==> run a: inputs <==
## Top_FFT
module Top_FFT #(
    parameter   INTEGER_SIZE = 4,
                FRACT_SIZE = 14,
                NFFT = 64
) (
    input       wire                                             clk, rst,
    input       wire                                             start_FFT,
    input       wire    signed  [INTEGER_SIZE+FRACT_SIZE-1:0]    serial_in_r, serial_in_i,
    output      wire    signed  [INTEGER_SIZE+FRACT_SIZE-1:0]    serial_out_r, serial_out_i,
    output      wire                                             end_FFT, data_valid_FFT
);
localparam DATA_WIDTH = INTEGER_SIZE+FRACT_SIZE ;
wire    [$clog2(NFFT)-1:0]        start_stages;
wire    [DATA_WIDTH-1:0]        stage2_in_r, stage2_in_i;
wire    [DATA_WIDTH-1:0]        stage3_in_r, stage3_in_i;
wire    [DATA_WIDTH-1:0]        stage4_in_r, stage4_in_i;
wire    [DATA_WIDTH-1:0]        stage5_in_r, stage5_in_i;
  ...
make LEC_CHECK=0 ABC_AREA=1 CAP_MARGIN=15 CELL_PAD_IN_SITES_DETAIL_PLACEMENT=2 CORE_MARGIN=4 CORE_UTILIZATION=36 CTS_CLUSTER_DIAMETER=220 CTS_CLUSTER_SIZE=15 GPL_ROUTABILITY_DRIVEN=0 GPL_TIMING_DRIVEN=0 PLACE_DENSITY_LB_ADDON=0.08 SETUP_SLACK_MARGIN=-0.31 SLEW_MARGIN=5 TNS_END_PERCENT=70 finish   # period 8.4 ns
run.sh (not shown) runs the stock make flow with config.mk's settings and CLKGATE_MAP_FILE=.
==> run b (differences from run a) <==
==> flow/config.mk (replaced) <==
export PLATFORM = sky130hd
export DESIGN_NAME = Top_FFT
export DESIGN_NICKNAME = Top_FFT
export VERILOG_FILES = /design/flow/design.v
export SDC_FILE = /design/flow/constraint.sdc
export NUM_CORES = 4
export LEC_CHECK = 0
export CAP_MARGIN = 20
export CORE_MARGIN = 2
export CORE_UTILIZATION = 40
export PLACE_DENSITY = 0.6
export SLEW_MARGIN = 20
==> flow/constraint.sdc (replaced) <==
create_clock -name core_clock -period 10.7 [get_ports {clk}]
set_input_delay 2.1400 -clock core_clock [delete_from_list [all_inputs] [get_ports {clk}]]
set_output_delay 2.1400 -clock core_clock [all_outputs]
set_load 0.01 [all_outputs]
==> run c (differences from run a) <==
==> flow/config.mk (replaced) <==
export PLATFORM = sky130hd
export DESIGN_NAME = Top_FFT
export DESIGN_NICKNAME = Top_FFT
export VERILOG_FILES = /design/flow/design.v
export SDC_FILE = /design/flow/constraint.sdc
export NUM_CORES = 4
export LEC_CHECK = 0
export CAP_MARGIN = 20
export CORE_MARGIN = 2
export CORE_UTILIZATION = 70
export CTS_CLUSTER_SIZE = 35
export PLACE_DENSITY = 0.62
export SLEW_MARGIN = 20
==> flow/constraint.sdc (replaced) <==
create_clock -name core_clock -period 8.09 [get_ports {clk}]
set_input_delay 1.6180 -clock core_clock [delete_from_list [all_inputs] [get_ports {clk}]]
set_output_delay 1.6180 -clock core_clock [all_outputs]
set_load 0.01 [all_outputs]
==> results <==
| metric | run a | run b | run c |
|---|---|---|---|
| Run status | finished with violations | complete, no violations | finished with violations |
| Reasons for failing layout checks | setup timing | - | setup timing |
| Non-Clock Inverter Count | 4561 | 3559 | 3559 |
| Leakage power | 119 nW | 114 nW | 117 nW |
| Global routing usage summed across all routing layers | 0.230 | 0.176 | 0.371 |
| Die H | 778 µm | 721 µm | 546 µm |
| Wirelength, routed | 690000 µm | 443000 µm | 542000 µm |
| Slack of the worst reg-to-reg path | -0.17 ns | 1.14 ns | -0.03 ns |
| DIE WIDTH | 778 µm | 721 µm | 546 µm |
| Switching fraction of total power | 0.237 | 0.222 | 0.240 |
| Worst slack, placed | -1.80 ns | 1.23 ns | -0.506 ns |
| Chip area in the Yosys report | 214000 µm² | 206000 µm² | 206000 µm² |
| Final RePlAce weighted congestion | - | 0.866 | 0.945 |
| Cells on worst reg2reg path | 33 | 34 | 37 |
| Starting utilization of the core area | 0.362 | 0.401 | 0.702 |
| Filler instances | 63000 | 47200 | 17400 |
| Number of optimization iterations in the first detailed-route pass | 6 | 5 | 7 |
| Critical path buffers and inverters | 12 | 10 | 10 |
| Antenna cell count | 112 | 7 | 27 |

* * *

==> v10 <==
Top_FFT again, from the RTL that the note above started with.
make LEC_CHECK=0 ABC_AREA=1 CAP_MARGIN=5 CORE_MARGIN=2 CORE_UTILIZATION=70 CTS_CLUSTER_DIAMETER=352 CTS_CLUSTER_SIZE=54 GPL_ROUTABILITY_DRIVEN=1 HOLD_SLACK_MARGIN=0.3 SETUP_SLACK_MARGIN=0.72 SLEW_MARGIN=20 TNS_END_PERCENT=75 finish   # period 6.08 ns
==> inputs of v22, as changes to v10 <==
- ABC_AREA: 1 -> default
- CAP_MARGIN: 5 -> 20
- CTS_CLUSTER_DIAMETER: 352 -> 227
- CTS_CLUSTER_SIZE: 54 -> default
- GPL_ROUTABILITY_DRIVEN: 1 -> default
- HOLD_SLACK_MARGIN: 0.3 -> default
- PLACE_DENSITY: default -> 0.6
- SETUP_SLACK_MARGIN: 0.72 -> default
- TNS_END_PERCENT: 75 -> default
==> flow/constraint.sdc (replaced) <==
create_clock -name core_clock -period 7.41 [get_ports {clk}]
set_input_delay 1.4820 -clock core_clock [delete_from_list [all_inputs] [get_ports {clk}]]
set_output_delay 1.4820 -clock core_clock [all_outputs]
set_load 0.01 [all_outputs]
==> summary.log <==
INFO  outcome        failing_layout_checks_criteria=negative setup slack
INFO  outcome        outcome=complete, but fails checks
INFO  synthesis      ys_types=90
INFO  floorplanning  die_h=546.0um
INFO  floorplanning  floorplan.die_area=298100um^2
INFO  clock_network  htreeDepth=5
INFO  floorplanning  rows=199
INFO  global_routing grt_overflow=0
INFO  timing         setup_viol_count_final=45
INFO  global_routing grt_use_met3=7.620%
INFO  timing         post_layout_worst_setup_margin=-0.6177ns
INFO  synthesis      yosysTopAreaCellShare=40.89%
That was v22.
==> summary.log <==
INFO  floorplanning  floorplan.die_area=309700um^2
INFO  synthesis      muxShareOfSynthArea=0.7588%
INFO  floorplanning  rows=202
INFO  floorplanning  floorplan.io_pins=77
INFO  synthesis      ys_types=70
INFO  global_routing grt_overflow=16
INFO  outcome        outcome=stopped before the end
INFO  synthesis      flop_cell=sky130_fd_sc_hd__dfrtp_1
INFO  global_routing grt_use_met3=22.69%
INFO  outcome        toolErrorMsg=[ERROR GRT-0232] Routing congestion too high. Check the congestion heatmap in the GUI.
INFO  synthesis      top_logic_kind=adder cells
INFO  floorplanning  die_h=556.5um
INFO  synthesis      yosysTopAreaCellShare=39.34%
INFO  outcome        failing_step=global routing (5_1_grt)
INFO  clock_network  htreeDepth=3
That was v10.

* * *

==> lagoon: inputs <==
Top_FFT again, from the RTL that the note above started with.
// Top_FFT
module Top_FFT #(
    parameter   INTEGER_SIZE = 4,
                FRACT_SIZE = 14,
                NFFT = 64
) (
    input       wire                                             clk, rst,
    input       wire                                             start_FFT,
    input       wire    signed  [INTEGER_SIZE+FRACT_SIZE-1:0]    serial_in_r, serial_in_i,
    output      wire    signed  [INTEGER_SIZE+FRACT_SIZE-1:0]    serial_out_r, serial_out_i,
    output      wire                                             end_FFT, data_valid_FFT
);
clock: 7.24 ns
lec_check: 0
abc_area: 1
cap_margin: 20
core_margin: 2
core_utilization: 72
cts_cluster_diameter: 228
cts_cluster_size: 37
place_density_lb_addon: 0.03
setup_slack_margin: 2.07
slew_margin: 20
==> delta (differences from lagoon) <==
Settings changed: ABC_AREA 1 to default, CORE_UTILIZATION 72 to 16, CTS_CLUSTER_DIAMETER 228 to default, CTS_CLUSTER_SIZE 37 to default, PLACE_DENSITY from default to 0.6, PLACE_DENSITY_LB_ADDON 0.03 to default, SETUP_SLACK_MARGIN 2.07 to default.
==> flow/constraint.sdc (replaced) <==
create_clock -name core_clock -period 12.5 [get_ports {clk}]
set_input_delay 2.5000 -clock core_clock [delete_from_list [all_inputs] [get_ports {clk}]]
set_output_delay 2.5000 -clock core_clock [all_outputs]
set_load 0.01 [all_outputs]
==> zinc (differences from lagoon) <==
Settings changed: ABC_AREA 1 to default, CTS_CLUSTER_DIAMETER 228 to default, CTS_CLUSTER_SIZE 37 to 46, PLACE_DENSITY from default to 0.62, PLACE_DENSITY_LB_ADDON 0.03 to default, SETUP_SLACK_MARGIN 2.07 to default.
==> flow/constraint.sdc (replaced) <==
create_clock -name core_clock -period 8.09 [get_ports {clk}]
set_input_delay 1.6180 -clock core_clock [delete_from_list [all_inputs] [get_ports {clk}]]
set_output_delay 1.6180 -clock core_clock [all_outputs]
set_load 0.01 [all_outputs]
==> results_dict.tcl <==
# implementation run metrics
set metrics [dict create \
    status "timing/DRC/antenna clean" \
    grt-ovfl-total 0 \
    grtUsageMet3 0.0115 \
    met2_usage 0.117 \
    pre_cts_ws_ns 2.09 \
    synth_top_area_share 0.409 \
    die_w_um 1140 \
    core_area_um2 1280000 \
    avgSynthCellArea_um2 11.5 \
    gp_congestion 0.847 \
    gr-usage-all-layers 0.0682 \
]
# the run above: delta

==> results_dict.tcl <==
# collected from the flow reports
set metrics [dict create \
    stop_stage "3_5_place_dp" \
    die_w_um 538 \
    status "did not finish" \
    synth_top_area_share 0.409 \
    error_line "[ERROR DPL-0033] detailed placement checks failed during check placement." \
]
# the run above: zinc

==> results_dict.tcl <==
# collected from the flow reports
set metrics [dict create \
    error_line "[ERROR GRT-0232] Routing congestion too high. Check the congestion heatmap in the GUI." \
    gr-usage-all-layers 0.469 \
    stop_stage "5_1_grt" \
    gp_congestion 1.01 \
    die_w_um 549 \
    grt-ovfl-total 2 \
    status "did not finish" \
    pre_cts_ws_ns 0.0593 \
    avgSynthCellArea_um2 10.1 \
    synth_top_area_share 0.393 \
    core_area_um2 296000 \
]
# the run above: lagoon


* * *

==> inputs of 12-25 <==
Starting RTL as in the previous note.
export LEC_CHECK = 0
export CAP_MARGIN = 20
export CORE_MARGIN = 2
export CORE_UTILIZATION = 72
export CTS_CLUSTER_SIZE = 10
export PLACE_DENSITY = 0.6
export SETUP_SLACK_MARGIN = 2.05
export SLEW_MARGIN = 20
export TNS_END_PERCENT = 5
create_clock -name core_clock -period 9.73 [get_ports {clk}]
==> inputs of 02-08, as changes to 12-25 <==
--- a/flow/config.mk
+++ b/flow/config.mk
@@ -8,8 +8,5 @@
 export CAP_MARGIN = 20
 export CORE_MARGIN = 2
-export CORE_UTILIZATION = 72
-export CTS_CLUSTER_SIZE = 10
+export CORE_UTILIZATION = 61
 export PLACE_DENSITY = 0.6
-export SETUP_SLACK_MARGIN = 2.05
 export SLEW_MARGIN = 20
-export TNS_END_PERCENT = 5
==> flow/constraint.sdc (replaced) <==
create_clock -name core_clock -period 6.92 [get_ports {clk}]
set_input_delay 1.3840 -clock core_clock [delete_from_list [all_inputs] [get_ports {clk}]]
set_output_delay 1.3840 -clock core_clock [all_outputs]
set_load 0.01 [all_outputs]
==> notes <==
- 02-08 completed and failed the layout checks on setup timing. 12-25 ended with an error in 3_5_place_dp.
- In synthesized area, 12-25 and 02-08 do not differ.
- In synthesized cell count, 02-08 and 12-25 do not differ.
- Between 02-08 and 12-25, the lower die size is in 12-25 (gap about 18%, measured against 12-25).
Power and IR drop assume default switching activity.
